### design/flow/run.sh
#!/bin/bash
# the make line also repeats each setting of config.mk as NAME=value (left out here)
make -C /OpenROAD-flow-scripts/flow DESIGN_CONFIG=/design/flow/config.mk WORK_HOME=/design/flow/orfs CLKGATE_MAP_FILE= finish
### design/flow/config.mk
export PLATFORM = sky130hd
export DESIGN_NAME = Microprocessor
export DESIGN_NICKNAME = Microprocessor
export VERILOG_FILES = /design/flow/design.v
export SDC_FILE = /design/flow/constraint.sdc
export NUM_CORES = 4
export LEC_CHECK = 0
export ABC_AREA = 1
export CAP_MARGIN = 15
export CORE_ASPECT_RATIO = 0.92
export CORE_MARGIN = 2
export CORE_UTILIZATION = 67
export CTS_CLUSTER_DIAMETER = 238
export GPL_ROUTABILITY_DRIVEN = 1
export MIN_ROUTING_LAYER = met1
export PLACE_DENSITY = 0.61
export SLEW_MARGIN = 5
export TNS_END_PERCENT = 100
### design/flow/constraint.sdc
create_clock -name core_clock -period 5.56 [get_ports {oscillator}]
set_input_delay 1.1120 -clock core_clock [delete_from_list [all_inputs] [get_ports {oscillator}]]
set_output_delay 1.1120 -clock core_clock [all_outputs]
set_load 0.01 [all_outputs]
### design/flow/design.v
`timescale 1ns / 1ps
module ALU(
    input [7:0] A,
    input [7:0] B,
    output [7:0] Y
    );    
    assign Y = A + B;
endmodule
`timescale 1ns / 1ps
module ControlUnit(
    input [1:0] op,
    output reg ALUControl,
    output reg RegWrite,
    output reg MemRead,
    output reg MemWrite,
    output reg Branch
    );
    always @(op) begin
        case (op)
            2'b00: begin  
                ALUControl <= 1;
                RegWrite <= 1;
                MemRead <= 0;
                MemWrite <= 0;
                Branch <= 0;
            end
            2'b01: begin  
                ALUControl <= 0;
                RegWrite <= 1;
                MemRead <= 1;
                MemWrite <= 0;
                Branch <= 0;
            end
            2'b10: begin  
                ALUControl <= 0;
                RegWrite <= 0;
                MemRead <= 0;
                MemWrite <= 1;
                Branch <= 0;
            end
            2'b11: begin  
                ALUControl <= 0;
                RegWrite <= 0;
                MemRead <= 0;
                MemWrite <= 0;
                Branch <= 1;
            end
        endcase
    end
endmodule
`timescale 1ns / 1ps
module DataMemory(
	 input reset, 
    input clk,
    input [7:0] address,
    input [7:0] writeData,
    input MemWrite,
    input MemRead,
    output [7:0] readData
    );
    wire [7:0] memory [31:0];
    wire [4:0] index = address[4:0];
    genvar g;
    generate
        for (g = 0; g < 32; g = g + 1) begin : word
            reg [7:0] q;
            always @(posedge clk or posedge reset) begin
                if (reset)
                    q <= (g < 16) ? g : (8'd0 - (g - 16));
                else if (MemWrite && index == g)
                    q <= writeData;
            end
            assign memory[g] = q;
        end
    endgenerate
    assign readData = (MemRead) ? memory[index] : writeData;
endmodule
`timescale 1ns / 1ps
module Hex_to_7seg(
    input [3:0] hex,
    output reg [6:0] seg
    );
    always @ (hex) begin
        case (hex)
            4'd0: seg = 7'b0111111;  
            4'd1: seg = 7'b0000110;  
            4'd2: seg = 7'b1011011;  
            4'd3: seg = 7'b1001111;  
            4'd4: seg = 7'b1100110;  
            4'd5: seg = 7'b1101101;  
            4'd6: seg = 7'b1111101;  
            4'd7: seg = 7'b0000111;  
            4'd8: seg = 7'b1111111;  
            4'd9: seg = 7'b1101111;  
            4'd10: seg = 7'b1110111;  
            4'd11: seg = 7'b1111100;  
            4'd12: seg = 7'b0111001;  
            4'd13: seg = 7'b1011110;  
            4'd14: seg = 7'b1111001;  
            4'd15: seg = 7'b1110001;  
            default: seg = 7'b0000000;  
        endcase
    end
endmodule
`timescale 1ns / 1ps
module ProgramCounter(
    input clk,
    input reset,
    input [7:0] nextPC,
    output reg [7:0] PC
    );
    always @(posedge clk or posedge reset) begin
        if (reset)
            PC <= 8'b0;
        else
            PC <= nextPC;
    end
endmodule
`timescale 1ns / 1ps
module RegisterFile(
	 input reset,
    input [1:0] rs, rt, rd,
    input [7:0] writeData,
    input RegWrite,
    input clk,
    output [7:0] rsData, rtData
    );
    reg [7:0] registers [3:0];
always @(posedge clk or posedge reset) begin
    if (reset) begin
        registers[0] <= 8'b00000000;
        registers[1] <= 8'b00000000;
        registers[2] <= 8'b00000000;
        registers[3] <= 8'b00000000;
    end else if (RegWrite) begin
        registers[rd] <= writeData;
    end
end
    assign rsData = registers[rs];
    assign rtData = registers[rt];
endmodule
`timescale 1ns / 1ps
module Microprocessor(
    input oscillator,
    input reset,
    input [7:0] instruction,
    output [6:0] seg1,
    output [6:0] seg2,
    output [6:0] seg3,
    output [6:0] seg4,
    output [7:0] PC
);
    wire clk;
    wire [7:0] nextPC;
    wire [1:0] rs, rt, rd, RegisterDestination, operation;
    wire [7:0] rsData, rtData, writeData, ALUResult, MemoryResult, MemoryAddress;
    wire RegWrite, MemRead, MemWrite, Branch;
    assign clk = oscillator;
    assign rs = instruction[5:4];
    assign rt = instruction[3:2];
    assign rd = instruction[1:0];
    assign operation = instruction[7:6];
    ControlUnit cu(
        .op(instruction[7:6]),
        .ALUControl(ALUControl),
        .RegWrite(RegWrite),
        .MemRead(MemRead),
        .MemWrite(MemWrite),
        .Branch(Branch)
    );
	 assign writeData = (operation==2'b00) ? ALUResult 
	 			: (operation == 2'b11) ? {6'b000000, rd}
	 			: MemoryResult;
	 assign RegisterDestination = ALUControl ? rd : rt;
    RegisterFile rf(
        .reset(reset),
        .rs(rs),
        .rt(rt),
        .rd(RegisterDestination),
        .writeData(writeData),
        .RegWrite(RegWrite),
        .clk(clk),
        .rsData(rsData),
        .rtData(rtData)
    );
    ALU alu(
        .A(rsData),
        .B(rtData),
        .Y(ALUResult)
    );
	 assign MemoryAddress = (rd == 2'b00) ? rsData :
									(rd ==2'b01) ? rsData + 8'b00000001:
									(rd ==2'b10) ? rsData - 8'b00000010:
									(rd ==2'b11) ? rsData - 8'b00000001 :
									rsData;
    DataMemory dm(
        .reset(reset),
        .clk(clk),
        .address(MemoryAddress),
        .writeData(rtData),
        .MemWrite(MemWrite),
        .MemRead(MemRead),
        .readData(MemoryResult)
    );
    ProgramCounter pc(
        .clk(clk),
        .reset(reset),
        .nextPC(nextPC),
        .PC(PC)
    );
	 assign nextPC = (rd == 2'b00) ? PC + 1 :
                    (rd == 2'b01) ? (Branch ? PC + 2 : PC + 1) :
                    (rd == 2'b10) ? (Branch ? PC - 1 : PC + 1) :
                    (rd == 2'b11) ? (Branch ? PC : PC + 1) :
                    PC + 1;
    Hex_to_7seg display1(
        .hex(writeData[7:4]),
        .seg(seg1)
    );
    Hex_to_7seg display2(
        .hex(writeData[3:0]),
        .seg(seg2)
    );
	 Hex_to_7seg display3(
        .hex(PC[7:4]),
        .seg(seg3)
    );
    Hex_to_7seg display4(
        .hex(PC[3:0]),
        .seg(seg4)
    );
endmodule
==> results of run 1 <==
==> through the flow <==
stage,std cells,power [mW],utilization [%],setup TNS [ns]
after detailed placement,2629,7.012,77.19,-19.01
after floorplan,2156,5.557,-,0
after CTS,2722,9.381,85.32,-2.577
final,2748,9.948,88.62,-5.883
after global placement,2629,6.877,77.19,-17.90
after global routing,2748,10.41,88.62,-7.413
==> cell type report <==
class / instances / area share (%)
repair buffers: 315 / 13.31
well taps: 308 / 1.828
multi-input cells: 1629 / 41.58
clock inverters: 9 / 0.5105
flip-flops and latches: 296 / 35.88
clock buffers: 49 / 4.286
inverters: 142 / 2.606
==> timing repair <==
item / in CTS / in global routing
pin swaps: 73 / 92
buffers inserted: 35 / 25
gates cloned: 2 / 1
endpoints found under the setup margin: 14 / 14
hold buffers: 0 / 0
resized: 234 / 146
==> metal layers <==
layer / track usage, % / routed length [µm]
met5: 0 / 11
met4: 13.71 / 3378
met3: 7.224 / 6847
met2: 63.78 / 25010
met1: 58.10 / 21470
==> out/results.tsv, run 1 <==
stage	metric	value	unit
outcome	status	complete, but fails checks	
outcome	Failing Checks	setup timing	
layout	Area Growth Syn to Fin	29.87	%
floorplan	cell row count	54	
flow_run	tool warnings	65	
synth	most common library cells after synthesis	764 x nand2_1, 305 x o21ai_0, 184 x nor2_1	
route	number of diodes	0	
worst_hold_path	class of the worst hold path	flop to flop	
synth	sequential-to-total area share from yosys stat	46.60	%
pwr	pwr dens	472.0	nW/µm²
timing	fin. max-slew vios	0	
layout	nets@finish	2473	
synth	fa+ha+maj area frac	3.747	%
setup_path	CP Depth	31	
setup_path	CP most frequent cell	nand2_1	
synth	Unique cell types	51	
pwr	sequential share of power	37.5	%
synth	Yosys chip area	16230	µm²
setup_path	crit path launch	instruction[5]	
setup_path	WS Path Type	primary input to primary output	
pwr	worst vdd ir	0.3966	mV
setup_path	largest fanout on the critical path	6	
pwr	Clk pwr share	21.1	%
clock_tree	Latency at later pin	0.58	ns
pwr	Main power group	combinational cells	
placed_design	GPL Wtd Cong	0.9557	
global_routing	GRT overflow	0	
setup_path	CP peak stage delay	0.26	ns
global_routing	first-pass GRT wire length	83330	µm
setup_path	Critical Path Sink Type	primary output	
synth	Syn. warnings	7	
synth	Synth Register Bits	296	
route	Wirelength per Cell	20.64	µm
pwr	Flop+latch power	3.73	mW
pwr	Int Power	6.081	mW
timing	Final period util	109.0	%
global_routing	largest net degree at the start of global routing	141	
floorplan	die height	153.3	µm
route	wire length reported by the detailed router	56720	µm
synth	Mapped Nets	2214	
setup_path	startpoint types	primary input	
pwr	NetSw	3.867	mW
route	1st-pass router iterations	7	
timing	Tmin final	6.059	ns
timing	unrepaired setup endpoints after global routing	true	
placed_design	Post-DP Area	18360	µm²
pwr	Clock net power	2.10	mW
floorplan	Die Wd	166.3	µm
clock_tree	H-tree depth	1	
clock_tree	CTS tree	done	
layout	Flop area	7562	µm²
flow_run	maxcap violations	0	
clock_tree	total clock sinks	296	
worst_hold_path	Hold Startpoint	dm.word[6].q[0]$_DFFE_PP0P_	
setup_path	r2r worst-path depth	27	
clock_tree	CTS clk-pin slew, worst paths	0.06	ns
timing	Fin. Hold Viols	0	
floorplan	die area	25480	µm²
route	Post-DRT Antenna Nets	0	
synth	mean post-synth cell area	7.528	µm²
pwr	switching share of power	38.87	%
synth	area share, top type	26.52	%
synth	xor+xnor area frac	0.5397	%
setup_path	start of the worst register-to-register path	rf.registers[2][0]$_DFFE_PP0P_	
setup_path	r2r setup slk	1.62	ns
setup_path	CP top delay family	simple AND/OR/NAND/NOR gates	
pwr	static leakage	9.999	nW
timing	fmax	0.1651	GHz
synth	count leader, synth	nand2_1	
synth	Top FF cell, synth	dfrtp_1	
synth	and+or+nand+nor area frac	29.00	%
timing	worst hold margin	0.4846	ns
pwr	combinational fraction of design power	41.4	%
floorplan	I/O pin count	46	
layout	comb. cell area	8763	µm²
synth	Synth async-reset ratio	100.0	%
setup_path	critical path arrival	4.95	ns
global_routing	vias in the first global route	15692	
clock_tree	CTS Buf Count	31	
placed_design	Post-Place Setup Slack	-1.414	ns
synth	Post-synth EDFFs	0	
synth	Post-Syn Instances	2156	
floorplan	core outline area	23780	µm²
worst_hold_path	hold depth	2	
setup_path	Critical Path End	seg2[6]	
synth	area leader, netlist	dfrtp_1	
setup_path	CP Buf/Inv Count	7	
synth	Yosys Instances	2156	
setup_path	r2r endpoint	rf.registers[2][6]$_DFFE_PP0P_	
clock_tree	Clock Path Buffers	3	
synth	top post-synthesis cells by area	dfrtp_1 27%, dfstp_2 20%, nand2_1 18%	
route	Via density	6.241	
route	total vias in the final route	17149	
route	DRC viols	0	
layout	# fillers	1158	
timing	final setup margin	-0.4985	ns
placed_design	DP HPWL	33930	µm
timing	clock skew	0.03473	ns
route	1st-iter DRT viols	2672	
placed_design	PortBufs	45	
timing	Max-slew headroom	42.78	%
timing	Final setup viols	14	
timing	actual slew at the worst max-slew pin	0.8583	ns
floorplan	fp util	68.24	%
global_routing	GRT Util Overall	40.73	%
clock_tree	clock root buffer	clkbuf_16	
worst_hold_path	Endpoint, Worst Hold	dm.word[6].q[0]$_DFFE_PP0P_	
synth	Synth logic family	simple AND/OR/NAND/NOR gates	
synth	synthesized area	16230	µm²
synth	Multiplexer share	0	%
pwr	Comb. pwr	4.12	mW
global_routing	antenna violations before repair	2	
setup_path	worst-path cell with the longest stage delay	a21oi_4	
setup_path	Worst EP required	4.45	ns
layout	final instance area	21080	µm²
synth	yosys aoi share	14.17	%
==> inputs of run 2 (changes only) <==
- ABC_AREA: 1 -> not set
- CAP_MARGIN: 15 -> 5
- CELL_PAD_IN_SITES_DETAIL_PLACEMENT: not set -> 1
- CELL_PAD_IN_SITES_GLOBAL_PLACEMENT: not set -> 2
- CORE_ASPECT_RATIO: 0.92 -> 1.23
- CORE_UTILIZATION: 67 -> 23
- CTS_CLUSTER_DIAMETER: 238 -> 234
- HOLD_SLACK_MARGIN: not set -> 0.28
- MAX_ROUTING_LAYER: not set -> met5
- MIN_ROUTING_LAYER: met1 -> met2
- PLACE_DENSITY: 0.61 -> not set
- PLACE_DENSITY_LB_ADDON: not set -> 0.15
- SETUP_SLACK_MARGIN: not set -> 1.59
- TNS_END_PERCENT: 100 -> 40
- clock period: 5.56 -> 12.0 ns (I/O delays scaled with it)
==> run 2 against run 1 <==
Compared with the run above: the run now finishes clean; cell count shrank 5.5%; sequential share of layout area rose by 0.88 points; via count increased by 8.6%; clock power fell by 44%; total power decreased by 52%; utilization fell by 60 points; synthesized area increased by 2.4%; register-to-register slack better by 4.9 ns; clock skew is 0.010 ns lower; non-clock buffer count decreased by 134; critical path type unchanged; highest routed layer unchanged.
==> out/results.tsv, run 2 <==
stage	metric	value	unit	change
outcome	status	complete, no violations		
floorplan	I/O pin count	46		unchanged
setup_path	WS Path Type	primary input to primary output		
floorplan	cell row count	109		+100%
floorplan	core outline area	71740	µm²	+200%
pwr	Clock net power	1.17	mW	-44%
synth	most common library cells after synthesis	266 x mux2_2, 172 x dfrtp_1, 139 x nand2_1		
global_routing	GRT overflow	0		unchanged
clock_tree	CTS clk-pin slew, worst paths	0.06	ns	about the same
route	1st-pass router iterations	9		+2
layout	# fillers	7935		+590%
timing	Tmin final	10.45	ns	
synth	fa+ha+maj area frac	3.657	%	-0.089 points
placed_design	DP HPWL	55230	µm	+63%
setup_path	start of the worst register-to-register path	rf.registers[0][0]$_DFFE_PP0P_		
layout	comb. cell area	8941	µm²	+2.0%
timing	actual slew at the worst max-slew pin	1.303	ns	+0.4448 ns
setup_path	CP top delay family	buffers and inverters		
worst_hold_path	class of the worst hold path	flop to flop		
layout	post-layout util	28.68	%	-60 points
pwr	NetSw	2.080	mW	-46%
flow_run	maxcap violations	0		unchanged
timing	Final setup viols	0		-14
global_routing	antenna violations before repair	0		-2
synth	yosys aoi share	12.78	%	-1.4 points
synth	Multiplexer share	22.61	%	+23 points
clock_tree	H-tree depth	2		+1
pwr	static leakage	8.534	nW	-15%
timing	fin. max-slew vios	0		unchanged
route	Post-DRT Antenna Nets	0		unchanged
synth	Post-Syn Instances	1502		-30%
floorplan	die area	74460	µm²	+190%
setup_path	Critical Path End	seg2[3]		
synth	xor+xnor area frac	0.8429	%	+0.30 points
setup_path	critical path cell sequence	clkdlybuf4s15_2, inv_1, ha_1, inv_1, or3_1, and4_1, o21ai_2, buf_4, a21oi_1, buf_4, a32oi_2, a21oi_1, nor3_1, nand4_1, o21ai_4, inv_1, ha_1, mux2_2, a21oi_1, clkdlybuf4s50_1		
worst_hold_path	hold depth	1		-1
pwr	combinational fraction of design power	44.3	%	+2.9 points
pwr	worst vdd ir	0.09044	mV	-77%
timing	Fin. Hold Viols	0		unchanged
global_routing	vias in the first global route	21409		+36%
pwr	Comb. pwr	2.13	mW	-48%
setup_path	worst-path cell with the longest stage delay	a32oi_2		
synth	synthesized area	16630	µm²	+2.4%
synth	area leader, netlist	dfrtp_1		
synth	top post-synthesis cells by area	dfrtp_1 26%, dfstp_2 20%, mux2_2 18%		
synth	Synth Register Bits	296		unchanged
route	Via density	7.170		+15%
setup_path	r2r worst-path depth	17		-37%
synth	and+or+nand+nor area frac	11.27	%	-18 points
pwr	Flop+latch power	1.50	mW	-60%
global_routing	first-pass GRT wire length	116600	µm	+40%
clock_tree	clock root buffer	clkbuf_16		
synth	Syn. warnings	7		unchanged
route	1st-iter DRT viols	3008		+13%
worst_hold_path	Endpoint, Worst Hold	dm.word[0].q[3]$_DFFE_PP0P_		
floorplan	Die Wd	246.4	µm	+48%
layout	Area Growth Syn to Fin	23.75	%	
global_routing	GRT Util Overall	33.91	%	-6.8 points
clock_tree	Clock Path Buffers	3		unchanged
synth	mean post-synth cell area	11.07	µm²	+47%
setup_path	Worst EP required	9.60	ns	+5.15 ns
route	DRC viols	0		unchanged
synth	count leader, synth	mux2_2		
pwr	Int Power	2.716	mW	-55%
placed_design	PortBufs	45		unchanged
layout	Flop area	7562	µm²	unchanged
synth	Mapped Nets	1560		-30%
pwr	pwr dens	233.1	nW/µm²	-51%
timing	clock skew	0.02477	ns	-0.009960 ns
setup_path	startpoint types	primary input		
clock_tree	CTS Buf Count	36		+16%
clock_tree	cts hold-fix bufs	0		unchanged
timing	total negative setup slack	0	ns	+5.883 ns
setup_path	crit path launch	instruction[0]		
route	Wirelength per Cell	32.27	µm	+56%
synth	Top FF cell, synth	dfrtp_1		
synth	Yosys Instances	1502		-30%
setup_path	CP peak stage delay	0.59	ns	+0.33 ns
worst_hold_path	Hold Startpoint	dm.word[0].q[3]$_DFFE_PP0P_		
flow_run	tool warnings	62		-4.6%
timing	Max-slew headroom	12.46	%	-30 points
synth	Post-synth EDFFs	0		unchanged
setup_path	CP Depth	20		-35%
pwr	switching share of power	43.36	%	+4.5 points
timing	unrepaired setup endpoints after global routing	true		
setup_path	r2r endpoint	rf.registers[0][2]$_DFFE_PP0P_		
synth	area share, top type	25.89	%	-0.63 points
setup_path	Critical Path Sink Type	primary output		
timing	fmax	0.09566	GHz	
global_routing	largest net degree at the start of global routing	116		-18%
setup_path	largest fanout on the critical path	11		+5
synth	Synth logic family	multiplexers		
pwr	Main power group	combinational cells		
clock_tree	total clock sinks	296		unchanged
setup_path	r2r setup slk	6.47	ns	+4.85 ns
synth	sequential-to-total area share from yosys stat	45.48	%	-1.1 points
clock_tree	CTS tree	done		
route	total vias in the final route	18620		+8.6%
route	wire length reported by the detailed router	83810	µm	+48%
floorplan	fp util	23.18	%	-45 points
synth	Synth async-reset ratio	100.0	%	unchanged
synth	Yosys chip area	16630	µm²	+2.4%
setup_path	CP Buf/Inv Count	7		unchanged
floorplan	die height	302.2	µm	+97%
pwr	sequential share of power	31.3	%	-6.2 points
layout	nets@finish	1680		-32%
clock_tree	Latency at later pin	0.58	ns	about the same
setup_path	critical path arrival	8.05	ns	+3.10 ns
timing	Final period util	87.12	%	-22 points
placed_design	GPL Wtd Cong	0.9986		+4.5%
synth	Unique cell types	89		+75%
pwr	Clk pwr share	24.4	%	+3.3 points
-- run 2: through the flow --
stage	cells	hold slack, ns	total power, mW	worst slack, ns	cell area, µm²
final	2597	0.5009	4.796	1.546	20570
after global routing	2592	0.5146	4.988	1.349	20560
after CTS	2577	0.5034	4.641	1.601	20210
after detailed placement	2494	0.4893	3.423	0.2722	18760
after global placement	2494	0.4734	3.416	0.2355	18760
after floorplan	1502	0.4609	2.439	1.629	16630
-- run 2: final cells by class --
class	count	area share, %
antenna	5	0.06081
clock buffer	54	5.206
clock inverter	11	0.5899
inverter	34	0.6689
multi-input combinational	1073	43.46
sequential	296	36.76
tap	943	5.735
timing repair buffer	181	7.529
-- run 2: metal layers --
layer  up-vias  GRT usage (%)  routed length (µm)
met4        40          10.51                7716
met1      6176              -                   0
met2      6068          39.47               41350
met3       562          42.84               33470
li1       5774              -                   -
met5         -          20.78                1277
-- run 2: timing repair --
item / 4_1_cts / 5_1_grt
setup buffers: 18 / 11
gates resized: 38 / 46
endpoints found under the setup margin: 14 / 14
gates cloned: 0 / 1
pin swaps: 6 / 8
==> inputs of run 3 (changes only) <==
- CAP_MARGIN: 5 -> 20
- CELL_PAD_IN_SITES_DETAIL_PLACEMENT: 1 -> 2
- CELL_PAD_IN_SITES_GLOBAL_PLACEMENT: 2 -> not set
- CORE_ASPECT_RATIO: 1.23 -> not set
- CORE_MARGIN: 2 -> 7
- CORE_UTILIZATION: 23 -> 71
- CTS_CLUSTER_DIAMETER: 234 -> 301
- GPL_ROUTABILITY_DRIVEN: 1 -> not set
- HOLD_SLACK_MARGIN: 0.28 -> not set
- MAX_ROUTING_LAYER: met5 -> not set
- MIN_ROUTING_LAYER: met2 -> not set
- PLACE_DENSITY_LB_ADDON: 0.15 -> 0.24
- SETUP_SLACK_MARGIN: 1.59 -> -0.1
- SLEW_MARGIN: 5 -> 20
- TNS_END_PERCENT: 40 -> not set
- clock period: 12.0 -> 8.83 ns (I/O delays scaled with it)
==> run 3 against run 2 <==
Compared with the run above: the flow now stops in detailed placement (3_5_place_dp); synthesized area is the same; die size shrank 63%; synthesized cell count is the same.
==> out/results.tsv, run 3 <==
stage	metric	value	unit	change
synth	fa+ha+maj area frac	3.657	%	unchanged
synth	mean post-synth cell area	11.07	µm²	unchanged
synth	Syn. warnings	7		unchanged
synth	Multiplexer share	22.61	%	unchanged
synth	Post-Syn Instances	1502		unchanged
synth	xor+xnor area frac	0.8429	%	unchanged
synth	Synth Register Bits	296		unchanged
outcome	Stopped at	detailed placement (3_5_place_dp)		
synth	Mapped Nets	1560		unchanged
floorplan	fp util	72.99	%	+50 points
outcome	Error	[ERROR DPL-0033] detailed placement checks failed during check placement.		
synth	Unique cell types	89		unchanged
synth	Post-synth EDFFs	0		unchanged
synth	count leader, synth	mux2_2		
synth	synthesized area	16630	µm²	unchanged
synth	most common library cells after synthesis	266 x mux2_2, 172 x dfrtp_1, 139 x nand2_1		
synth	Yosys chip area	16630	µm²	unchanged
synth	Top FF cell, synth	dfrtp_1		
synth	sequential-to-total area share from yosys stat	45.48	%	unchanged
synth	yosys aoi share	12.78	%	unchanged
placed_design	PortBufs	45		unchanged
outcome	status	aborted with a tool error		
floorplan	core outline area	22780	µm²	-68%
synth	Synth logic family	multiplexers		
synth	area leader, netlist	dfrtp_1		
synth	Yosys Instances	1502		unchanged
placed_design	GPL Wtd Cong	1.162		+16%
floorplan	Die Wd	167.0	µm	-32%
floorplan	cell row count	55		-50%
synth	top post-synthesis cells by area	dfrtp_1 26%, dfstp_2 20%, mux2_2 18%		
floorplan	die height	167.0	µm	-45%
synth	area share, top type	25.89	%	unchanged
floorplan	die area	27900	µm²	-63%
synth	Synth async-reset ratio	100.0	%	unchanged
synth	and+or+nand+nor area frac	11.27	%	unchanged
floorplan	I/O pin count	46		unchanged
run 3: stage by stage:
step              hold WS, ns  TNS [ns]
floorplan              0.4609         0
global placement       0.4774    -4.371
==> inputs of run 4 (changes only) <==
- ABC_AREA: not set -> 1
- CAP_MARGIN: 20 -> 15
- CELL_PAD_IN_SITES_DETAIL_PLACEMENT: 2 -> not set
- CORE_ASPECT_RATIO: not set -> 1.0
- CORE_MARGIN: 7 -> 2
- CORE_UTILIZATION: 71 -> 70
- CTS_CLUSTER_DIAMETER: 301 -> 238
- GPL_ROUTABILITY_DRIVEN: not set -> 0
- MIN_ROUTING_LAYER: not set -> met1
- PLACE_DENSITY_LB_ADDON: 0.24 -> not set
- SETUP_SLACK_MARGIN: -0.1 -> -0.14
- SLEW_MARGIN: 20 -> 40
- TNS_END_PERCENT: not set -> 40
- clock period: 8.83 -> 5.61 ns (I/O delays scaled with it)
==> run 4 against run 3 <==
Compared with the run above: the flow stops in global routing (5_1_grt); die size down 12%; synthesized area down 2.4%; synthesized cell count up 44%.
==> out/results.tsv, run 4 <==
stage	metric	value	unit	change
synth	Yosys chip area	16230	µm²	-2.4%
floorplan	die area	24420	µm²	-12%
placed_design	PortBufs	45		unchanged
floorplan	cell row count	55		unchanged
outcome	status	aborted with a tool error		
synth	synthesized area	16230	µm²	-2.4%
clock_tree	CTS Buf Count	31		
synth	most common library cells after synthesis	764 x nand2_1, 305 x o21ai_0, 184 x nor2_1		
floorplan	I/O pin count	46		unchanged
clock_tree	clock root buffer	clkbuf_16		
synth	Post-Syn Instances	2156		+44%
synth	area leader, netlist	dfrtp_1		
outcome	Stopped at	global routing (5_1_grt)		
clock_tree	Clock Path Buffers	3		
placed_design	Post-DP Area	18220	µm²	
synth	Yosys Instances	2156		+44%
clock_tree	total clock sinks	296		
synth	Mapped Nets	2214		+42%
synth	and+or+nand+nor area frac	29.00	%	+18 points
synth	fa+ha+maj area frac	3.747	%	+0.089 points
floorplan	fp util	71.47	%	-1.5 points
synth	Post-synth EDFFs	0		unchanged
synth	sequential-to-total area share from yosys stat	46.60	%	+1.1 points
floorplan	Die Wd	156.3	µm	-6.4%
floorplan	die height	156.3	µm	-6.4%
synth	area share, top type	26.52	%	+0.63 points
synth	mean post-synth cell area	7.528	µm²	-32%
synth	Multiplexer share	0	%	-23 points
synth	top post-synthesis cells by area	dfrtp_1 27%, dfstp_2 20%, nand2_1 18%		
synth	yosys aoi share	14.17	%	+1.4 points
synth	Unique cell types	51		-43%
synth	Top FF cell, synth	dfrtp_1		
synth	Synth async-reset ratio	100.0	%	unchanged
floorplan	core outline area	22710	µm²	-0.30%
synth	Synth logic family	simple AND/OR/NAND/NOR gates		
synth	count leader, synth	nand2_1		
clock_tree	H-tree depth	1		
synth	xor+xnor area frac	0.5397	%	-0.30 points
synth	Syn. warnings	7		unchanged
synth	Synth Register Bits	296		unchanged
placed_design	DP HPWL	33090	µm	
==> run 4: stage by stage <==
stage          instances  util (%)  hold WS (ns)  worst slack (ns)  setup TNS, ns
2_1_floorplan       2156         -        0.4530          -0.01434       -0.01434
3_3_place_gp        2596     80.23        0.4663            -1.204         -16.47
4_1_cts             2699     89.36        0.4872           -0.2163         -1.926
3_5_place_dp        2596     80.23        0.4735            -1.346         -17.99
==> run 4: repair_timing <==
item,in CTS
buffers inserted,50
hold buffers,0
resized,228
setup endpoints to repair,14
gates cloned,1
pin swaps,72
==> inputs of run 5 (changes only) <==
- CAP_MARGIN: 15 -> 20
- CORE_ASPECT_RATIO: 1.0 -> not set
- CORE_UTILIZATION: 70 -> 62
- CTS_CLUSTER_DIAMETER: 238 -> not set
- CTS_CLUSTER_SIZE: not set -> 98
- GPL_ROUTABILITY_DRIVEN: 0 -> not set
- MIN_ROUTING_LAYER: met1 -> not set
- PLACE_DENSITY: not set -> 0.38
- SETUP_SLACK_MARGIN: -0.14 -> 1.96
- SLEW_MARGIN: 40 -> 20
- TNS_END_PERCENT: 40 -> not set
- clock period: 5.61 -> 6.95 ns (I/O delays scaled with it)
==> run 5 against run 4 <==
Compared with the run above: the run now finishes clean; die size is 13% higher; synthesized area stayed put; synthesized cell count stayed put.
==> out/results.tsv, run 5 <==
stage	metric	value	unit	change
timing	Final period util	94.29	%	
floorplan	fp util	62.63	%	-8.8 points
synth	Synth Register Bits	296		unchanged
global_routing	largest net degree at the start of global routing	178		
clock_tree	Clock Path Buffers	3		unchanged
setup_path	Worst EP required	5.56	ns	
timing	total negative setup slack	0	ns	
clock_tree	CTS tree	done		
pwr	Clock net power	1.75	mW	
pwr	NetSw	2.972	mW	
route	number of diodes	0		
synth	Post-Syn Instances	2156		unchanged
clock_tree	CTS Buf Count	31		unchanged
synth	and+or+nand+nor area frac	29.00	%	unchanged
pwr	switching share of power	37.89	%	
synth	Post-synth EDFFs	0		unchanged
timing	fmax	0.1526	GHz	
placed_design	DP HPWL	33340	µm	+0.76%
floorplan	die height	165.8	µm	+6.1%
pwr	Comb. pwr	3.14	mW	
setup_path	r2r endpoint	rf.registers[3][2]$_DFFE_PP0P_		
global_routing	GRT Util Overall	36.45	%	
placed_design	PortBufs	45		unchanged
route	Wirelength per Cell	19.15	µm	
route	wire length reported by the detailed router	52470	µm	
floorplan	cell row count	59		+7.3%
pwr	pwr dens	375.4	nW/µm²	
synth	synthesized area	16230	µm²	unchanged
route	1st-pass router iterations	6		
synth	Mapped Nets	2214		unchanged
setup_path	r2r setup slk	2.91	ns	
setup_path	critical path arrival	5.16	ns	
layout	final instance area	20900	µm²	
setup_path	CP most frequent cell	nand2_1		
floorplan	Die Wd	165.8	µm	+6.1%
route	DRC viols	0		
worst_hold_path	class of the worst hold path	flop to flop		
synth	most common library cells after synthesis	764 x nand2_1, 305 x o21ai_0, 184 x nor2_1		
timing	Tmin final	6.553	ns	
setup_path	startpoint types	primary input		
floorplan	die area	27490	µm²	+13%
synth	mean post-synth cell area	7.528	µm²	unchanged
global_routing	first-pass GRT wire length	80940	µm	
synth	xor+xnor area frac	0.5397	%	unchanged
setup_path	worst-path cell with the longest stage delay	o21ai_4		
worst_hold_path	Endpoint, Worst Hold	dm.word[3].q[7]$_DFFE_PP0P_		
route	Via density	5.857		
synth	top post-synthesis cells by area	dfrtp_1 27%, dfstp_2 20%, nand2_1 18%		
setup_path	CP Depth	31		
clock_tree	Latency at later pin	0.57	ns	
pwr	sequential share of power	37.7	%	
global_routing	vias in the first global route	15080		
global_routing	GRT overflow	0		
clock_tree	H-tree depth	1		unchanged
setup_path	CP Buf/Inv Count	7		
timing	fin. max-slew vios	0		
placed_design	GPL Wtd Cong	0.9520		
synth	area share, top type	26.52	%	unchanged
outcome	status	complete, no violations		
setup_path	CP peak stage delay	0.23	ns	
flow_run	maxcap violations	0		
synth	Yosys Instances	2156		unchanged
worst_hold_path	hold depth	2		
pwr	combinational fraction of design power	40.1	%	
synth	Synth async-reset ratio	100.0	%	unchanged
timing	Final setup viols	0		
synth	area leader, netlist	dfrtp_1		
pwr	Flop+latch power	2.95	mW	
floorplan	I/O pin count	46		unchanged
synth	sequential-to-total area share from yosys stat	46.60	%	unchanged
worst_hold_path	Hold Startpoint	dm.word[3].q[7]$_DFFE_PP0P_		
synth	Multiplexer share	0	%	unchanged
route	1st-iter DRT viols	1783		
setup_path	Critical Path Sink Type	primary output		
synth	count leader, synth	nand2_1		
clock_tree	clock root buffer	clkbuf_16		
pwr	worst vdd ir	0.3650	mV	
layout	Area Growth Syn to Fin	28.76	%	
timing	Max-slew headroom	27.66	%	
setup_path	start of the worst register-to-register path	rf.registers[1][0]$_DFFE_PP0P_		
route	total vias in the final route	16049		
pwr	Main power group	combinational cells		
setup_path	crit path launch	instruction[4]		
timing	actual slew at the worst max-slew pin	1.085	ns	
synth	Syn. warnings	7		unchanged
synth	Synth logic family	simple AND/OR/NAND/NOR gates		
clock_tree	total clock sinks	296		unchanged
setup_path	CP top delay family	simple AND/OR/NAND/NOR gates		
setup_path	Critical Path End	seg2[3]		
timing	unrepaired setup endpoints after global routing	true		
flow_run	tool warnings	64		
synth	yosys aoi share	14.17	%	unchanged
route	Post-DRT Antenna Nets	0		
timing	Fin. Hold Viols	0		
placed_design	Post-DP Area	18290	µm²	+0.37%
synth	Top FF cell, synth	dfrtp_1		
floorplan	core outline area	25910	µm²	+14%
layout	nets@finish	2438		
setup_path	WS Path Type	primary input to primary output		
setup_path	r2r worst-path depth	25		
clock_tree	CTS clk-pin slew, worst paths	0.06	ns	
setup_path	largest fanout on the critical path	11		
global_routing	antenna violations before repair	0		
synth	Unique cell types	51		unchanged
pwr	Clk pwr share	22.3	%	
synth	Yosys chip area	16230	µm²	unchanged
pwr	static leakage	9.822	nW	
synth	fa+ha+maj area frac	3.747	%	unchanged
pwr	Int Power	4.872	mW	
timing	clock skew	0.02018	ns	
## run 5: final cells by class
| type | count | area, µm² |
|---|---|---|
| multi-input cells | 1629 | 8821 |
| flip-flops and latches | 296 | 7562 |
| fillers | 1679 | 5015 |
| repair buffers | 280 | 2466 |
| clock buffers | 45 | 929.6 |
| inverters | 142 | 549.3 |
| well taps | 335 | 419.2 |
| clock inverters | 13 | 148.9 |
## run 5: what timing repair did
item	CTS	global route
pin swaps	87	65
resized	229	131
cloned	2	0
hold buffers	0	0
setup endpoints to repair	25	14
hold endpoints to repair	0	0
buffers inserted	37	25
## run 5: routing by layer
metal	global-route usage, %	wire, µm
met2	57.39	24280
met1	52.91	22010
met3	5.577	4458
met5	0	0
met4	10.43	1721
## run 5: per-stage QoR
| stage | setup slack (ns) | total power, mW | hold WS [ns] | std cells | util (%) |
|---|---|---|---|---|---|
| after floorplan | 1.096 | 4.506 | 0.4530 | 2156 | - |
| after global routing | 0.3013 | 8.276 | 0.5025 | 2740 | 80.65 |
| after global placement | -0.4221 | 5.504 | 0.4668 | 2618 | 70.57 |
| after detailed placement | -0.5636 | 5.602 | 0.4736 | 2618 | 70.57 |
| after CTS | 0.6551 | 7.572 | 0.4883 | 2715 | 78.03 |
| final | 0.3971 | 7.844 | 0.4837 | 2740 | 80.65 |
==> inputs of run 6 (changes only) <==
- ABC_AREA: 1 -> not set
- CORE_UTILIZATION: 62 -> 40
- CTS_CLUSTER_SIZE: 98 -> not set
- PLACE_DENSITY: 0.38 -> not set
- SETUP_SLACK_MARGIN: 1.96 -> not set
- SLEW_MARGIN: 20 -> 35
- clock period: 6.95 -> 5.94 ns (I/O delays scaled with it)
==> run 6 against run 5 <==
Compared with the run above: now fails the layout checks on setup timing; synthesized area is 2.4% higher; utilization is 26 points lower; worst setup slack worse by 1.5 ns; combinational power is 54% higher; global-route usage is 6.9 points lower; cell count is 11% lower; clock power is 18% higher; sequential power hardly changed; critical path type unchanged.
==> out/results.tsv, run 6 <==
stage	metric	value	unit	change
placed_design	Post-Place Setup Slack	-2.227	ns	-1.663 ns
clock_tree	CTS clk-pin slew, worst paths	0.05	ns	about the same
layout	Non-Filler Instances	2427		-11%
layout	Area Growth Syn to Fin	33.86	%	
floorplan	cell row count	74		+25%
pwr	worst vdd ir	0.2233	mV	-39%
route	DRC viols	0		unchanged
timing	worst hold margin	0.5015	ns	+0.01787 ns
setup_path	r2r worst-path depth	18		-28%
synth	Post-synth EDFFs	0		unchanged
synth	area leader, netlist	dfrtp_1		
clock_tree	H-tree depth	2		+1
setup_path	CP top delay family	AND-OR/OR-AND gates		
setup_path	crit path launch	instruction[5]		
setup_path	Critical Path End	seg1[2]		
synth	fa+ha+maj area frac	3.657	%	-0.089 points
floorplan	I/O pin count	46		unchanged
global_routing	first-pass GRT wire length	95710	µm	+18%
placed_design	GPL Wtd Cong	1.046		+9.8%
setup_path	CP Depth	20		-35%
route	total vias in the final route	14572		-9.2%
route	wire length reported by the detailed router	64300	µm	+23%
synth	Mapped Nets	1560		-30%
synth	Multiplexer share	22.61	%	+23 points
synth	mean post-synth cell area	11.07	µm²	+47%
synth	most common library cells after synthesis	266 x mux2_2, 172 x dfrtp_1, 139 x nand2_1		
pwr	Main power group	combinational cells		
synth	top post-synthesis cells by area	dfrtp_1 26%, dfstp_2 20%, mux2_2 18%		
pwr	sequential share of power	30.1	%	-7.6 points
clock_tree	cts hold-fix bufs	0		unchanged
setup_path	critical path cell sequence	buf_12, mux4_2, inv_2, ha_4, or4b_4, o22ai_4, nor4_4, nor2_2, buf_6, buf_4, mux2_4, a32oi_2, o211ai_1, or4_4, o31ai_4, o221a_4, buf_6, nor3_2, a31oi_1, clkdlybuf4s15_2		
timing	Max-slew headroom	46.23	%	+19 points
outcome	Failing Checks	setup timing		
pwr	static leakage	9.791	nW	-0.32%
timing	actual slew at the worst max-slew pin	0.7997	ns	-0.2854 ns
synth	Yosys chip area	16630	µm²	+2.4%
setup_path	CP peak stage delay	0.56	ns	+0.33 ns
global_routing	vias in the first global route	14732		-2.3%
synth	Synth logic family	multiplexers		
route	number of diodes	0		unchanged
route	1st-iter DRT viols	1448		-19%
synth	Post-Syn Instances	1502		-30%
setup_path	critical path arrival	5.82	ns	+0.66 ns
clock_tree	total clock sinks	296		unchanged
synth	sequential-to-total area share from yosys stat	45.48	%	-1.1 points
pwr	NetSw	3.848	mW	+29%
setup_path	r2r endpoint	rf.registers[1][7]$_DFFE_PP0P_		
floorplan	core outline area	40920	µm²	+58%
timing	Final period util	118.0	%	+24 points
synth	and+or+nand+nor area frac	11.27	%	-18 points
setup_path	start of the worst register-to-register path	rf.registers[3][1]$_DFFE_PP0P_		
flow_run	maxcap violations	0		unchanged
timing	final setup margin	-1.066	ns	-1.463 ns
timing	Fin. Hold Viols	0		unchanged
pwr	total power	9.875	mW	+26%
route	Wirelength per Cell	26.49	µm	+38%
placed_design	dpl cells	2315		-12%
global_routing	antenna violations before repair	0		unchanged
worst_hold_path	class of the worst hold path	flop to flop		
placed_design	DP HPWL	46000	µm	+38%
floorplan	die height	207.9	µm	+25%
pwr	switching share of power	38.97	%	+1.1 points
global_routing	largest net degree at the start of global routing	161		-9.6%
synth	Synth async-reset ratio	100.0	%	unchanged
placed_design	PortBufs	45		unchanged
global_routing	GRT Util Overall	29.56	%	-6.9 points
synth	Yosys Instances	1502		-30%
floorplan	die area	43210	µm²	+57%
synth	Synth Register Bits	296		unchanged
timing	fmax	0.1427	GHz	
setup_path	CP Buf/Inv Count	6		-1
clock_tree	CTS Buf Count	34		+9.7%
worst_hold_path	Hold Startpoint	rf.registers[1][6]$_DFFE_PP0P_		
setup_path	worst-path cell with the longest stage delay	mux4_2		
setup_path	largest fanout on the critical path	6		-5
clock_tree	Latency at later pin	0.56	ns	about the same
pwr	pwr dens	443.7	nW/µm²	+18%
pwr	combinational fraction of design power	49.0	%	+8.9 points
synth	area share, top type	25.89	%	-0.63 points
layout	final instance area	22260	µm²	+6.5%
setup_path	Critical Path Sink Type	primary output		
clock_tree	clock root buffer	clkbuf_16		
synth	xor+xnor area frac	0.8429	%	+0.30 points
floorplan	Die Wd	207.9	µm	+25%
pwr	Flop+latch power	2.97	mW	about the same
setup_path	Worst EP required	4.75	ns	-0.81 ns
setup_path	CP most frequent cell	buf_6		
setup_path	r2r setup slk	1.16	ns	-1.75 ns
clock_tree	CTS tree	done		
timing	fin. max-slew vios	0		unchanged
floorplan	fp util	40.63	%	-22 points
flow_run	tool warnings	64		unchanged
timing	Final setup viols	14		+14
route	Via density	6.004		+2.5%
setup_path	startpoint types	primary input		
synth	count leader, synth	mux2_2		
synth	Unique cell types	89		+75%
timing	Tmin final	7.006	ns	
worst_hold_path	Endpoint, Worst Hold	rf.registers[1][6]$_DFFE_PP0P_		
timing	unrepaired setup endpoints after global routing	true		
layout	nets@finish	1927		-21%
pwr	Clock net power	2.06	mW	+18%
route	1st-pass router iterations	6		unchanged
synth	yosys aoi share	12.78	%	-1.4 points
synth	Top FF cell, synth	dfrtp_1		
clock_tree	Clock Path Buffers	3		unchanged
synth	synthesized area	16630	µm²	+2.4%
pwr	Comb. pwr	4.84	mW	+54%
route	Post-DRT Antenna Nets	0		unchanged
global_routing	GRT overflow	0		unchanged
outcome	status	complete, but fails checks		
synth	Syn. warnings	7		unchanged
pwr	Clk pwr share	20.9	%	-1.4 points
placed_design	Post-DP Area	20160	µm²	+10%
pwr	Int Power	6.027	mW	+24%
setup_path	WS Path Type	primary input to primary output		
timing	clock skew	0.03242	ns	+0.01224 ns
worst_hold_path	hold depth	2		unchanged
## run 6: routing by layer
metal / track usage (%) / wire length, µm
met3: 6.082 / 5301
met1: 39.16 / 26740
met4: 14.87 / 3429
met2: 46.01 / 28830
met5: 0 / 0
## run 6: stage by stage
step                TNS (ns)  util (%)
global route          -15.29     54.38
CTS                   -13.81     53.90
detailed placement    -34.74     49.25
global placement      -35.99     49.23
finish                -13.70     54.38
floorplan             -8.073         -
## run 6: layout make-up
type	count	area, µm²
well taps	532	665.6
multi-input cells	1073	9193
clock inverters	8	86.33
flip-flops and latches	296	7562
clock buffers	54	996.0
fillers	3549	18670
inverters	34	131.4
repair buffers	430	3621
## run 6: timing repair
action                                  CTS  global route
buffers inserted                         37            15
resized                                 194            14
endpoints found under the setup margin   14            14
pin swaps                                50            24
==> inputs of run 7 (changes only) <==
- ABC_AREA: not set -> 1
- CORE_UTILIZATION: 40 -> 70
- SETUP_SLACK_MARGIN: not set -> -0.17
- SLEW_MARGIN: 35 -> 5
- clock period: 5.94 -> 5.5 ns (I/O delays scaled with it)
==> run 7 against run 6 <==
Compared with the run above: the layout still fails its checks (setup timing); register-to-register slack improved by 0.03 ns; synthesized area fell by 2.4%; wire length rose by 3.3%; sequential share of layout area is 1.8 points higher; total power increased by 5.6%; worst hold slack worse by 0.011 ns; utilization up 39 points; combinational power fell by 7.9%; sequential cell count unchanged; count of clock-buffer cells in the layout is 4 lower; sequential power rose by 29%; critical path type unchanged; largest power group unchanged; highest routed layer unchanged.
==> out/results.tsv, run 7 <==
stage	metric	value	unit	change
route	Post-DRT Antenna Nets	0		unchanged
synth	Yosys chip area	16230	µm²	-2.4%
timing	worst hold margin	0.4904	ns	-0.01119 ns
synth	Synth logic family	simple AND/OR/NAND/NOR gates		
synth	yosys aoi share	14.17	%	+1.4 points
synth	count leader, synth	nand2_1		
setup_path	r2r endpoint	rf.registers[3][1]$_DFFE_PP0P_		
route	1st-pass router iterations	15		+9
setup_path	Critical Path Sink Type	primary output		
pwr	Main power group	combinational cells		
timing	final setup margin	-0.6980	ns	+0.3683 ns
worst_hold_path	class of the worst hold path	flop to flop		
synth	Synth Register Bits	296		unchanged
worst_hold_path	hold depth	2		unchanged
floorplan	core outline area	22710	µm²	-45%
synth	sequential-to-total area share from yosys stat	46.60	%	+1.1 points
timing	Max-slew headroom	27.27	%	-19 points
timing	unrepaired setup endpoints after global routing	true		
placed_design	GPL Wtd Cong	1.006		-3.8%
global_routing	largest net degree at the start of global routing	188		+17%
pwr	static leakage	9.952	nW	+1.6%
flow_run	tool warnings	67		+4.7%
synth	Post-Syn Instances	2156		+44%
clock_tree	cts hold-fix bufs	0		unchanged
setup_path	Worst EP required	4.40	ns	-0.35 ns
pwr	Flop+latch power	3.84	mW	+29%
setup_path	CP peak stage delay	0.26	ns	-0.30 ns
global_routing	first-pass GRT wire length	89800	µm	-6.2%
synth	Mapped Nets	2214		+42%
clock_tree	CTS clk-pin slew, worst paths	0.06	ns	about the same
pwr	sequential share of power	36.8	%	+6.7 points
pwr	Int Power	6.164	mW	+2.3%
setup_path	largest fanout on the critical path	10		+4
timing	total negative setup slack	-8.994	ns	+4.704 ns
outcome	Failing Checks	setup timing		
synth	area leader, netlist	dfrtp_1		
pwr	Clock net power	2.13	mW	+3%
route	Wirelength per Cell	24.31	µm	-8.2%
synth	synthesized area	16230	µm²	-2.4%
synth	Synth async-reset ratio	100.0	%	unchanged
synth	Yosys Instances	2156		+44%
pwr	switching share of power	40.90	%	+1.9 points
timing	Fin. Hold Viols	0		unchanged
setup_path	CP top delay family	simple AND/OR/NAND/NOR gates		
synth	Unique cell types	51		-43%
worst_hold_path	Hold Startpoint	dm.word[14].q[5]$_DFFE_PP0P_		
timing	Final setup viols	14		unchanged
global_routing	GRT overflow	0		unchanged
route	1st-iter DRT viols	3236		+120%
synth	Top FF cell, synth	dfrtp_1		
route	DRC viols	0		unchanged
clock_tree	Latency at later pin	0.58	ns	+0.02 ns
synth	most common library cells after synthesis	764 x nand2_1, 305 x o21ai_0, 184 x nor2_1		
floorplan	I/O pin count	46		unchanged
route	wire length reported by the detailed router	66410	µm	+3.3%
worst_hold_path	Endpoint, Worst Hold	dm.word[14].q[5]$_DFFE_PP0P_		
clock_tree	total clock sinks	296		unchanged
synth	Syn. warnings	7		unchanged
setup_path	r2r worst-path depth	30		+12
synth	xor+xnor area frac	0.5397	%	-0.30 points
floorplan	Die Wd	156.3	µm	-25%
layout	nets@finish	2477		+29%
floorplan	die area	24420	µm²	-43%
pwr	Comb. pwr	4.46	mW	-7.9%
layout	Area Growth Syn to Fin	30.08	%	
timing	fmax	0.1613	GHz	
global_routing	GRT Util Overall	47.08	%	+18 points
pwr	pwr dens	494.0	nW/µm²	+11%
synth	and+or+nand+nor area frac	29.00	%	+18 points
synth	mean post-synth cell area	7.528	µm²	-32%
layout	post-layout util	92.96	%	+39 points
synth	top post-synthesis cells by area	dfrtp_1 27%, dfstp_2 20%, nand2_1 18%		
floorplan	die height	156.3	µm	-25%
route	Via density	6.906		+15%
synth	Multiplexer share	0	%	-23 points
setup_path	worst-path cell with the longest stage delay	nor2_1		
setup_path	start of the worst register-to-register path	rf.registers[3][0]$_DFFE_PP0P_		
clock_tree	CTS Buf Count	31		-8.8%
setup_path	crit path launch	instruction[5]		
floorplan	cell row count	55		-26%
synth	Post-synth EDFFs	0		unchanged
synth	fa+ha+maj area frac	3.747	%	+0.089 points
timing	actual slew at the worst max-slew pin	1.091	ns	+0.2913 ns
setup_path	CP Depth	33		+65%
pwr	NetSw	4.265	mW	+11%
flow_run	maxcap violations	0		unchanged
global_routing	antenna violations before repair	2		+2
pwr	Clk pwr share	20.4	%	-0.5 points
setup_path	Critical Path End	seg1[4]		
layout	# fillers	794		-78%
global_routing	vias in the first global route	17204		+17%
pwr	combinational fraction of design power	42.8	%	-6.2 points
clock_tree	clock root buffer	clkbuf_16		
route	total vias in the final route	18866		+29%
clock_tree	CTS tree	done		
setup_path	startpoint types	primary input		
timing	Final period util	112.7	%	-5.3 points
timing	fin. max-slew vios	0		unchanged
timing	clock skew	0.01880	ns	-0.01362 ns
placed_design	DP HPWL	34320	µm	-25%
placed_design	PortBufs	45		unchanged
floorplan	fp util	71.47	%	+31 points
outcome	status	complete, but fails checks		
setup_path	critical path arrival	5.10	ns	-0.72 ns
setup_path	CP Buf/Inv Count	6		unchanged
setup_path	WS Path Type	primary input to primary output		
clock_tree	H-tree depth	1		-1
synth	area share, top type	26.52	%	+0.63 points
pwr	worst vdd ir	0.3770	mV	+69%
clock_tree	Clock Path Buffers	3		unchanged
setup_path	r2r setup slk	1.19	ns	+0.03 ns
timing	Tmin final	6.198	ns	
[run 7: what timing repair did]
action,CTS,global route
setup buffers,58,27
endpoints found under the setup margin,14,14
pin swaps,107,87
resized,284,125
cloned,1,0
[run 7: layout make-up]
class | count | area [µm²] | area share (%)
clock buffer | 50 | 938.4 | 4.445
multi-input combinational | 1628 | 8855 | 41.94
sequential | 296 | 7562 | 35.82
antenna | 4 | 10.01 | 0.04741
timing repair buffer | 320 | 2771 | 13.13
clock inverter | 7 | 66.31 | 0.3141
tap | 285 | 356.6 | 1.689
inverter | 142 | 551.8 | 2.614
[run 7: metal layers]
metal | vias to the layer above | routed length [µm] | GRT usage (%)
li1 | 7504 | - | -
met1 | 8578 | 21410 | 59.25
met2 | 2014 | 28060 | 73.42
met3 | 770 | 10060 | 13.60
met4 | 0 | 6885 | 26.43
met5 | - | 0 | 0
[run 7: stage by stage]
| stage | total power, mW | instances | setup slack [ns] | cell area (µm²) |
|---|---|---|---|---|
| floorplan | 5.613 | 2156 | -0.08034 | 16230 |
| global placement | 6.887 | 2601 | -1.266 | 18260 |
| detailed placement | 7.068 | 2601 | -1.447 | 18260 |
| CTS | 9.593 | 2702 | -0.1950 | 20450 |
| global route | 10.74 | 2728 | -0.8586 | 21100 |
| finish | 10.43 | 2732 | -0.6980 | 21110 |
==> inputs of run 8 (changes only) <==
- CTS_CLUSTER_DIAMETER: not set -> 375
- PLACE_DENSITY: not set -> 0.36
- SETUP_SLACK_MARGIN: -0.17 -> not set
- SLEW_MARGIN: 5 -> 20
- TNS_END_PERCENT: not set -> 20
- clock period: 5.5 -> 6.52 ns (I/O delays scaled with it)
==> run 8 against run 7 <==
Compared with the run above: the layout still fails its checks (setup timing); non-clock buffer count shrank 61; wire length shrank 22%; via count shrank 13%; critical path type unchanged; utilization shrank 5.8 points; combinational power shrank about 30%; critical endpoint is now seg2[0]; worst setup slack gained 0.68 ns; worst hold slack lost 0.0021 ns; clock skew shrank 0.0066 ns; sequential cell count is the same; critical path depth shrank 3.
==> out/results.tsv, run 8 <==
stage	metric	value	unit	change
setup_path	r2r worst-path depth	26		-13%
setup_path	r2r endpoint	rf.registers[0][7]$_DFFE_PP0P_		
route	1st-pass router iterations	8		-7
clock_tree	Clock Path Buffers	3		unchanged
timing	fmax	0.1530	GHz	
setup_path	worst-path cell with the longest stage delay	ha_1		
clock_tree	cts hold-fix bufs	0		unchanged
floorplan	fp util	71.47	%	unchanged
synth	sequential-to-total area share from yosys stat	46.60	%	unchanged
synth	Post-Syn Instances	2156		unchanged
setup_path	CP peak stage delay	0.28	ns	+0.02 ns
global_routing	largest net degree at the start of global routing	154		-18%
route	Met2 Wirelength	23640	µm	-16%
flow_run	tool warnings	65		-3.0%
layout	# fillers	1228		+55%
placed_design	GPL Wtd Cong	0.9827		-2.3%
clock_tree	total clock sinks	296		unchanged
synth	Synth Register Bits	296		unchanged
pwr	Main power group	sequential cells		
synth	Top FF cell, synth	dfrtp_1		
route	Post-DRT Antenna Nets	0		unchanged
global_routing	GRT Util Overall	41.51	%	-5.6 points
global_routing	antenna violations before repair	0		-2
layout	Non-Filler Instances	2666		-2.4%
timing	Final period util	100.3	%	-12 points
global_routing	vias in the first global route	15139		-12%
synth	Mapped Nets	2214		unchanged
setup_path	r2r setup slk	2.64	ns	+1.45 ns
setup_path	largest fanout on the critical path	5		-5
floorplan	core outline area	22710	µm²	unchanged
setup_path	startpoint types	primary input		
floorplan	die area	24420	µm²	unchanged
layout	Area Growth Syn to Fin	21.93	%	
synth	top post-synthesis cells by area	dfrtp_1 27%, dfstp_2 20%, nand2_1 18%		
setup_path	CP most frequent cell	nand2_1		
floorplan	cell row count	55		unchanged
setup_path	critical path arrival	5.23	ns	+0.13 ns
pwr	switching share of power	37.96	%	-2.9 points
outcome	status	complete, but fails checks		
synth	Yosys chip area	16230	µm²	unchanged
timing	final setup margin	-0.01662	ns	+0.6814 ns
setup_path	crit path launch	instruction[5]		
synth	mean post-synth cell area	7.528	µm²	unchanged
setup_path	Critical Path End	seg2[0]		
clock_tree	H-tree depth	1		unchanged
placed_design	PortBufs	45		unchanged
synth	xor+xnor area frac	0.5397	%	unchanged
timing	total negative setup slack	-0.02399	ns	+8.970 ns
flow_run	maxcap violations	0		unchanged
pwr	Clock net power	1.79	mW	-16%
timing	fin. max-slew vios	0		unchanged
synth	and+or+nand+nor area frac	29.00	%	unchanged
worst_hold_path	Hold Startpoint	dm.word[31].q[3]$_DFFE_PP0P_		
route	Met1 Wirelength	20290	µm	-5.2%
pwr	worst vdd ir	0.2827	mV	-25%
route	total vias in the final route	16457		-13%
synth	Unique cell types	51		unchanged
setup_path	WS Path Type	primary input to primary output		
pwr	Flop+latch power	3.17	mW	-17%
timing	Tmin final	6.537	ns	
synth	area leader, netlist	dfrtp_1		
route	1st-iter DRT viols	2163		-33%
pwr	Int Power	4.998	mW	-19%
timing	Final setup viols	2		-12
placed_design	Post-DP Area	18050	µm²	-1.2%
global_routing	first-pass GRT wire length	79640	µm	-11%
route	met3 wire len	5759	µm	-43%
setup_path	CP Depth	30		-9.1%
layout	nets@finish	2416		-2.5%
outcome	Failing Checks	setup timing		
global_routing	GRT overflow	0		unchanged
worst_hold_path	class of the worst hold path	flop to flop		
floorplan	Die Wd	156.3	µm	unchanged
setup_path	CP top delay family	simple AND/OR/NAND/NOR gates		
pwr	sequential share of power	39.3	%	+2.5 points
pwr	Comb. pwr	3.10	mW	-30%
worst_hold_path	hold depth	2		unchanged
route	Wirelength per Cell	19.55	µm	-20%
synth	synthesized area	16230	µm²	unchanged
clock_tree	CTS Buf Count	30		-3.2%
synth	Syn. warnings	7		unchanged
placed_design	dpl cells	2573		-1.1%
route	wire length reported by the detailed router	52120	µm	-22%
pwr	static leakage	9.529	nW	-4.2%
synth	count leader, synth	nand2_1		
setup_path	Worst EP required	5.22	ns	+0.82 ns
worst_hold_path	Endpoint, Worst Hold	dm.word[31].q[3]$_DFFE_PP0P_		
floorplan	die height	156.3	µm	unchanged
synth	most common library cells after synthesis	764 x nand2_1, 305 x o21ai_0, 184 x nor2_1		
layout	final instance area	19790	µm²	-6.3%
pwr	Clk pwr share	22.2	%	+1.8 points
timing	worst hold margin	0.4883	ns	-0.002099 ns
synth	area share, top type	26.52	%	unchanged
route	Via density	6.173		-11%
synth	Synth async-reset ratio	100.0	%	unchanged
route	top sig layer	met4		
clock_tree	Latency at later pin	0.56	ns	-0.02 ns
synth	yosys aoi share	14.17	%	unchanged
floorplan	I/O pin count	46		unchanged
synth	Synth logic family	simple AND/OR/NAND/NOR gates		
setup_path	start of the worst register-to-register path	rf.registers[1][1]$_DFFE_PP0P_		
route	number of diodes	0		-4
synth	Post-synth EDFFs	0		unchanged
placed_design	DP HPWL	33770	µm	-1.6%
timing	clock skew	0.01222	ns	-0.006577 ns
clock_tree	CTS clk-pin slew, worst paths	0.06	ns	about the same
synth	Multiplexer share	0	%	unchanged
synth	fa+ha+maj area frac	3.747	%	unchanged
timing	Max-slew headroom	29.68	%	+2.4 points
pwr	NetSw	3.058	mW	-28%
setup_path	CP Buf/Inv Count	8		+2
synth	Yosys Instances	2156		unchanged
timing	Fin. Hold Viols	0		unchanged
timing	actual slew at the worst max-slew pin	1.051	ns	-0.04007 ns
pwr	pwr dens	407.1	nW/µm²	-18%
route	DRC viols	0		unchanged
clock_tree	clock root buffer	clkbuf_16		
clock_tree	CTS tree	done		
timing	unrepaired setup endpoints after global routing	true		
pwr	combinational fraction of design power	38.4	%	-4.4 points
setup_path	Critical Path Sink Type	primary output		
==> run 8: routing by layer <==
layer  GRT usage, %  vias up
met2          65.30     1084
met5              0        -
li1               -     7399
met3          7.256      221
met1          58.21     7753
met4          15.64        0
==> run 8: cell type report <==
type                    count  area (µm²)  share of cell area, %
multi-input cells        1629        8134                  41.10
flip-flops and latches    296        7562                  38.21
repair buffers            259        2172                  10.98
clock buffers              47       925.9                  4.679
inverters                 142       541.8                  2.738
well taps                 285       356.6                  1.802
clock inverters             8       96.34                 0.4868
==> run 8: what timing repair did <==
action	4_1_cts	5_1_grt
resized	56	97
setup endpoints to repair	14	14
cloned	0	2
buffers inserted	2	34
pin swaps	6	38
==> run 8: through the flow <==
step / worst slack [ns] / util, % / total power, mW
6_report: -0.01662 / 87.14 / 8.056
5_1_grt: -0.1943 / 87.14 / 8.451
4_1_cts: -0.2365 / 84.64 / 7.749
3_5_place_dp: -0.7851 / 79.47 / 5.911
3_3_place_gp: -0.7652 / 79.47 / 5.772
2_1_floorplan: 0.5317 / - / 4.735
==> inputs of run 9 (changes only) <==
- ABC_AREA: 1 -> not set
- CORE_UTILIZATION: 70 -> 66
- CTS_CLUSTER_DIAMETER: 375 -> not set
- PLACE_DENSITY: 0.36 -> not set
- TNS_END_PERCENT: 20 -> not set
- clock period: 6.52 -> 8.16 ns (I/O delays scaled with it)
==> run 9 against run 8 <==
Compared with the run above: now clean on timing, DRC and antenna; combinational power increased by 2%; cell count decreased by 20%; highest routed layer is now met5; count of clock-buffer cells in the layout decreased by 3.
==> out/results.tsv, run 9 <==
stage	metric	value	unit	change
outcome	status	complete, no violations		
route	1st-iter DRT viols	2125		-1.8%
setup_path	CP most frequent cell	buf_4		
timing	fin. max-slew vios	0		unchanged
timing	final setup margin	0.09240	ns	+0.1090 ns
setup_path	critical path cell sequence	clkbuf_4, buf_4, mux4_2, inv_2, ha_1, a21oi_1, a311oi_2, nand4_2, buf_6, buf_4, mux2_2, and2_4, a22oi_2, o21ai_1, a31o_2, or4_4, a221oi_4, inv_2, buf_4, ha_1, nor3_1, a31oi_1, clkdlybuf4s15_1		
route	Met1 Wirelength	23090	µm	+14%
route	1st-pass router iterations	12		+4
synth	yosys aoi share	12.78	%	-1.4 points
clock_tree	Clock Path Buffers	3		unchanged
global_routing	first-pass GRT wire length	92860	µm	+17%
floorplan	Die Wd	162.7	µm	+4.1%
placed_design	GPL Wtd Cong	1.082		+10%
route	Via density	7.052		+14%
setup_path	worst-path cell with the longest stage delay	mux4_2		
layout	# fillers	1351		+10%
synth	Synth logic family	multiplexers		
clock_tree	CTS Buf Count	31		+3.3%
synth	and+or+nand+nor area frac	11.27	%	-18 points
floorplan	die height	162.7	µm	+4.1%
route	met3 wire len	8271	µm	+44%
flow_run	maxcap violations	0		unchanged
pwr	static leakage	9.231	nW	-3.1%
synth	Synth async-reset ratio	100.0	%	unchanged
synth	Multiplexer share	22.61	%	+23 points
layout	Flop area	7562	µm²	unchanged
setup_path	Critical Path End	seg1[2]		
setup_path	largest fanout on the critical path	8		+3
pwr	Comb. pwr	3.17	mW	+2%
synth	xor+xnor area frac	0.8429	%	+0.30 points
setup_path	r2r endpoint	rf.registers[1][7]$_DFFE_PP0P_		
layout	Non-Filler Instances	2124		-20%
pwr	worst vdd ir	0.2315	mV	-18%
pwr	NetSw	2.715	mW	-11%
timing	Tmin final	8.068	ns	
placed_design	DP HPWL	43060	µm	+27%
clock_tree	total clock sinks	296		unchanged
timing	Fin. Hold Viols	0		unchanged
setup_path	crit path launch	instruction[5]		
setup_path	r2r worst-path depth	17		-35%
flow_run	tool warnings	61		-6.2%
route	Post-DRT Antenna Nets	0		unchanged
synth	top post-synthesis cells by area	dfrtp_1 26%, dfstp_2 20%, mux2_2 18%		
placed_design	Post-Place Setup Slack	-1.036	ns	-0.2506 ns
pwr	Main power group	combinational cells		
synth	Post-synth EDFFs	0		unchanged
timing	total negative setup slack	0	ns	+0.02399 ns
global_routing	GRT Util Overall	47.13	%	+5.6 points
setup_path	CP peak stage delay	0.54	ns	+0.26 ns
setup_path	Worst EP required	6.53	ns	+1.31 ns
floorplan	I/O pin count	46		unchanged
synth	count leader, synth	mux2_2		
floorplan	core outline area	24960	µm²	+9.9%
worst_hold_path	Hold Startpoint	dm.word[0].q[5]$_DFFE_PP0P_		
route	total vias in the final route	14979		-9.0%
layout	comb. cell area	8835	µm²	+8.6%
timing	fmax	0.1240	GHz	
synth	Mapped Nets	1560		-30%
setup_path	CP Buf/Inv Count	8		unchanged
floorplan	cell row count	58		+5.5%
timing	actual slew at the worst max-slew pin	1.078	ns	+0.02735 ns
route	DRC viols	0		unchanged
route	top sig layer	met5		
route	number of diodes	0		unchanged
synth	Yosys chip area	16630	µm²	+2.4%
pwr	Flop+latch power	2.21	mW	-30%
layout	Area Growth Syn to Fin	24.80	%	
timing	clock skew	0.01509	ns	+0.002872 ns
worst_hold_path	Endpoint, Worst Hold	dm.word[0].q[5]$_DFFE_PP0P_		
clock_tree	CTS clk-pin slew, worst paths	0.06	ns	about the same
pwr	Clk pwr share	21.3	%	-0.9 points
route	wire length reported by the detailed router	62000	µm	+19%
synth	synthesized area	16630	µm²	+2.4%
synth	Yosys Instances	1502		-30%
setup_path	startpoint types	primary input		
placed_design	dpl cells	2056		-20%
pwr	sequential share of power	32.3	%	-7.0 points
setup_path	critical path arrival	6.44	ns	+1.21 ns
clock_tree	Latency at later pin	0.58	ns	+0.02 ns
setup_path	r2r setup slk	3.29	ns	+0.65 ns
synth	mean post-synth cell area	11.07	µm²	+47%
synth	fa+ha+maj area frac	3.657	%	-0.089 points
synth	sequential-to-total area share from yosys stat	45.48	%	-1.1 points
synth	Syn. warnings	7		unchanged
pwr	Int Power	4.120	mW	-18%
pwr	combinational fraction of design power	46.4	%	+8.0 points
clock_tree	cts hold-fix bufs	0		unchanged
setup_path	CP top delay family	AND-OR/OR-AND gates		
synth	Top FF cell, synth	dfrtp_1		
synth	area share, top type	25.89	%	-0.63 points
pwr	switching share of power	39.72	%	+1.8 points
timing	Max-slew headroom	27.56	%	-2.1 points
synth	Post-Syn Instances	1502		-30%
layout	nets@finish	1827		-24%
clock_tree	CTS tree	done		
route	Wirelength per Cell	29.19	µm	+49%
worst_hold_path	hold depth	1		-1
worst_hold_path	class of the worst hold path	flop to flop		
synth	Unique cell types	89		+75%
clock_tree	H-tree depth	1		unchanged
setup_path	WS Path Type	primary input to primary output		
global_routing	largest net degree at the start of global routing	148		-3.9%
global_routing	antenna violations before repair	0		unchanged
pwr	Clock net power	1.46	mW	-18%
setup_path	CP Depth	23		-23%
floorplan	die area	26480	µm²	+8.4%
pwr	pwr dens	329.4	nW/µm²	-19%
pwr	total power	6.835	mW	-15%
setup_path	Critical Path Sink Type	primary output		
floorplan	fp util	66.60	%	-4.9 points
setup_path	start of the worst register-to-register path	rf.registers[3][1]$_DFFE_PP0P_		
timing	Final period util	98.87	%	-1.4 points
placed_design	PortBufs	45		unchanged
global_routing	GRT overflow	0		unchanged
synth	Synth Register Bits	296		unchanged
route	Met2 Wirelength	26960	µm	+14%
synth	most common library cells after synthesis	266 x mux2_2, 172 x dfrtp_1, 139 x nand2_1		
global_routing	vias in the first global route	14740		-2.6%
synth	area leader, netlist	dfrtp_1		
clock_tree	clock root buffer	clkbuf_16		
timing	Final setup viols	0		-2
timing	worst hold margin	0.5061	ns	+0.01782 ns
[run 9: metrics by stage]
step | utilization, % | instance area (µm²)
6_report | 83.11 | 20750
5_1_grt | 83.11 | 20750
4_1_cts | 82.57 | 20610
3_5_place_dp | 77.48 | 19340
3_3_place_gp | 77.46 | 19340
2_1_floorplan | - | 16630
[run 9: area by class of cell]
class / count / share of cell area, %
Clock buffer: 44 / 4.263
Inverter: 34 / 0.6332
Multi-Input combinational cell: 1073 / 42.58
Clock inverter: 14 / 0.7658
Timing Repair Buffer: 333 / 13.32
Sequential cell: 296 / 36.45
Tap cell: 330 / 1.990
[run 9: per-layer routing]
metal / vias to the layer above / global-route usage [%]
met5: - / 0
met4: 2 / 22.45
met3: 277 / 14.92
met2: 1210 / 69.78
met1: 7356 / 63.35
li1: 6134 / -
[run 9: what timing repair did]
action,in CTS,in global routing
setup buffers,4,6
endpoints found under the setup margin,14,14
resized,71,32
pin swaps,19,18
gates cloned,0,0
Power is estimated from default activity; no workload was simulated.
